## lpc10_speech_synthetizer
module lpc10_speech_synthetizer (
  input  wire              clk,         
  input  wire              reset,       
  input  wire              StartSpeak,
  input  wire              RomData,
  output wire [11:0]       RomAdr,
  output reg  signed [9:0] SampleData,
  output reg               Speaking
);
Settings: LEC_CHECK=0, ABC_AREA=0, CAP_MARGIN=5, CELL_PAD_IN_SITES_GLOBAL_PLACEMENT=2, CORE_ASPECT_RATIO=0.74, CORE_MARGIN=5, CORE_UTILIZATION=49, GPL_TIMING_DRIVEN=1, MAX_ROUTING_LAYER=met5, MIN_ROUTING_LAYER=met1, PLACE_DENSITY_LB_ADDON=0.0, SLEW_MARGIN=35; clock period 25.0 ns.
run.sh (not shown) runs the stock make flow with config.mk's settings and CLKGATE_MAP_FILE=.
==> next run, changes <==
==> flow/config.mk (replaced) <==
export PLATFORM = sky130hd
export DESIGN_NAME = lpc10_speech_synthetizer
export DESIGN_NICKNAME = lpc10_speech_synthetizer
export VERILOG_FILES = /design/flow/design.v
export SDC_FILE = /design/flow/constraint.sdc
export NUM_CORES = 4
export LEC_CHECK = 0
export CAP_MARGIN = 20
export CORE_MARGIN = 8
export CORE_UTILIZATION = 50
export CTS_CLUSTER_SIZE = 58
export GPL_ROUTABILITY_DRIVEN = 0
export MAX_ROUTING_LAYER = met5
export PLACE_DENSITY_LB_ADDON = 0.16
export SETUP_SLACK_MARGIN = -1.79
export SLEW_MARGIN = 25
==> flow/constraint.sdc (replaced) <==
create_clock -name core_clock -period 23.6 [get_ports {clk}]
set_input_delay 4.7200 -clock core_clock [delete_from_list [all_inputs] [get_ports {clk}]]
set_output_delay 4.7200 -clock core_clock [all_outputs]
set_load 0.01 [all_outputs]
The changed run ran to the end with no violations.
Design area stays flat.
Setup slack loses 0.97 ns.
Register-to-register slack loses 0.97 ns.
Hold slack gains 0.017 ns.
Count of clock-buffer cells in the layout falls by 4.
==> next run, changes <==
==> flow/config.mk (replaced) <==
export PLATFORM = sky130hd
export DESIGN_NAME = lpc10_speech_synthetizer
export DESIGN_NICKNAME = lpc10_speech_synthetizer
export VERILOG_FILES = /design/flow/design.v
export SDC_FILE = /design/flow/constraint.sdc
export NUM_CORES = 4
export LEC_CHECK = 0
export ABC_AREA = 1
export CAP_MARGIN = 20
export CORE_MARGIN = 2
export CORE_UTILIZATION = 71
export CTS_CLUSTER_SIZE = 75
export SLEW_MARGIN = 20
==> flow/constraint.sdc (replaced) <==
create_clock -name core_clock -period 20.4 [get_ports {clk}]
set_input_delay 4.0800 -clock core_clock [delete_from_list [all_inputs] [get_ports {clk}]]
set_output_delay 4.0800 -clock core_clock [all_outputs]
set_load 0.01 [all_outputs]
What happened: Global-route usage goes up by 11 points. Final area grows by 1.0%. Worst setup slack gets worse by 2.5 ns. Total power went up by 16%.
==> next run, changes <==
--- a/flow/config.mk
+++ b/flow/config.mk
@@ -7,7 +7,9 @@
 export LEC_CHECK = 0
-export ABC_AREA = 1
 export CAP_MARGIN = 20
 export CORE_MARGIN = 2
-export CORE_UTILIZATION = 71
-export CTS_CLUSTER_SIZE = 75
+export CORE_UTILIZATION = 72
+export CTS_CLUSTER_SIZE = 82
+export PLACE_DENSITY_LB_ADDON = 0.0
+export SETUP_SLACK_MARGIN = 3.65
 export SLEW_MARGIN = 20
+export TNS_END_PERCENT = 40
==> flow/constraint.sdc (replaced) <==
create_clock -name core_clock -period 12.7 [get_ports {clk}]
set_input_delay 2.5400 -clock core_clock [delete_from_list [all_inputs] [get_ports {clk}]]
set_output_delay 2.5400 -clock core_clock [all_outputs]
set_load 0.01 [all_outputs]
After rerunning: The changed run reached the layout checks and failed them: setup timing. Cell count drops by 5.0%. Core utilization grows by 9.6 points. Area after synthesis drops by 2.5%. Non-clock buffer count climbs by 394. Sequential power increases by 60%.

lpc10_speech_synthetizer again, from the RTL that the note above started with.
Design lpc10_speech_synthetizer, start of the top module:
module lpc10_speech_synthetizer (
  input  wire              clk,         
  input  wire              reset,       
  input  wire              StartSpeak,
  input  wire              RomData,
  output wire [11:0]       RomAdr,
  output reg  signed [9:0] SampleData,
  output reg               Speaking
);
Settings: LEC_CHECK=0, ABC_AREA=1, CAP_MARGIN=20, CELL_PAD_IN_SITES_GLOBAL_PLACEMENT=2, CORE_MARGIN=2, CORE_UTILIZATION=64, CTS_CLUSTER_DIAMETER=261, GPL_ROUTABILITY_DRIVEN=0, MAX_ROUTING_LAYER=met4, MIN_ROUTING_LAYER=met2, PLACE_DENSITY_LB_ADDON=0.28, SLEW_MARGIN=20; clock period 25.0 ns.
The first run ended with an error in 3_1_place_gp_skip_io on FLW-0024.
Change:
==> flow/config.mk (replaced) <==
export PLATFORM = sky130hd
export DESIGN_NAME = lpc10_speech_synthetizer
export DESIGN_NICKNAME = lpc10_speech_synthetizer
export VERILOG_FILES = /design/flow/design.v
export SDC_FILE = /design/flow/constraint.sdc
export NUM_CORES = 4
export LEC_CHECK = 0
export CAP_MARGIN = 20
export CORE_MARGIN = 2
export CORE_UTILIZATION = 40
export SLEW_MARGIN = 20
==> flow/constraint.sdc (replaced) <==
create_clock -name core_clock -period 26.9 [get_ports {clk}]
set_input_delay 5.3800 -clock core_clock [delete_from_list [all_inputs] [get_ports {clk}]]
set_output_delay 5.3800 -clock core_clock [all_outputs]
set_load 0.01 [all_outputs]
What happened: The changed run passed the timing, DRC and antenna checks; synthesized area drops by 2.5%; synthesized cell count drops by 13%; die size climbs by 55%.
Change:
--- a/flow/config.mk
+++ b/flow/config.mk
@@ -6,6 +6,10 @@
 export NUM_CORES = 4
 export LEC_CHECK = 0
-export CAP_MARGIN = 20
+export ABC_AREA = 1
+export CAP_MARGIN = 5
 export CORE_MARGIN = 2
-export CORE_UTILIZATION = 40
+export CORE_UTILIZATION = 66
+export CTS_CLUSTER_DIAMETER = 295
+export HOLD_SLACK_MARGIN = -0.08
+export SETUP_SLACK_MARGIN = -0.24
 export SLEW_MARGIN = 20
==> flow/constraint.sdc (replaced) <==
create_clock -name core_clock -period 15.5 [get_ports {clk}]
set_input_delay 3.1000 -clock core_clock [delete_from_list [all_inputs] [get_ports {clk}]]
set_output_delay 3.1000 -clock core_clock [all_outputs]
set_load 0.01 [all_outputs]
Outcome: The changed run went through all stages and came out clean. Routed wire length grows by 1.1%. Total power climbs by 68%. Worst setup slack degrades by 8300 ps. Critical path depth went up by 10. Global-route usage went up by 12 points. Final cell count came out higher by 5.0%. Maximum frequency came out higher by 20%. Count of clock-buffer cells in the layout goes up by 5.
Change:
--- a/flow/config.mk
+++ b/flow/config.mk
@@ -6,10 +6,7 @@
 export NUM_CORES = 4
 export LEC_CHECK = 0
-export ABC_AREA = 1
-export CAP_MARGIN = 5
+export CAP_MARGIN = 20
 export CORE_MARGIN = 2
-export CORE_UTILIZATION = 66
-export CTS_CLUSTER_DIAMETER = 295
-export HOLD_SLACK_MARGIN = -0.08
+export CORE_UTILIZATION = 65
 export SETUP_SLACK_MARGIN = -0.24
 export SLEW_MARGIN = 20
==> flow/constraint.sdc (replaced) <==
create_clock -name core_clock -period 19.0 [get_ports {clk}]
set_input_delay 3.8000 -clock core_clock [delete_from_list [all_inputs] [get_ports {clk}]]
set_output_delay 3.8000 -clock core_clock [all_outputs]
set_load 0.01 [all_outputs]
After rerunning:
- The new run completed without violations
- core utilization shrinks by 2.3 points
- sequential power shrinks by about a fifth
- synthesized area shrinks by a few percent
- cell count shrinks by roughly a tenth
- non-clock buffer count shrinks by 78
- die area shrinks slightly
- register-to-register slack improved by 560 ps
Power is estimated from default activity; no workload was simulated.
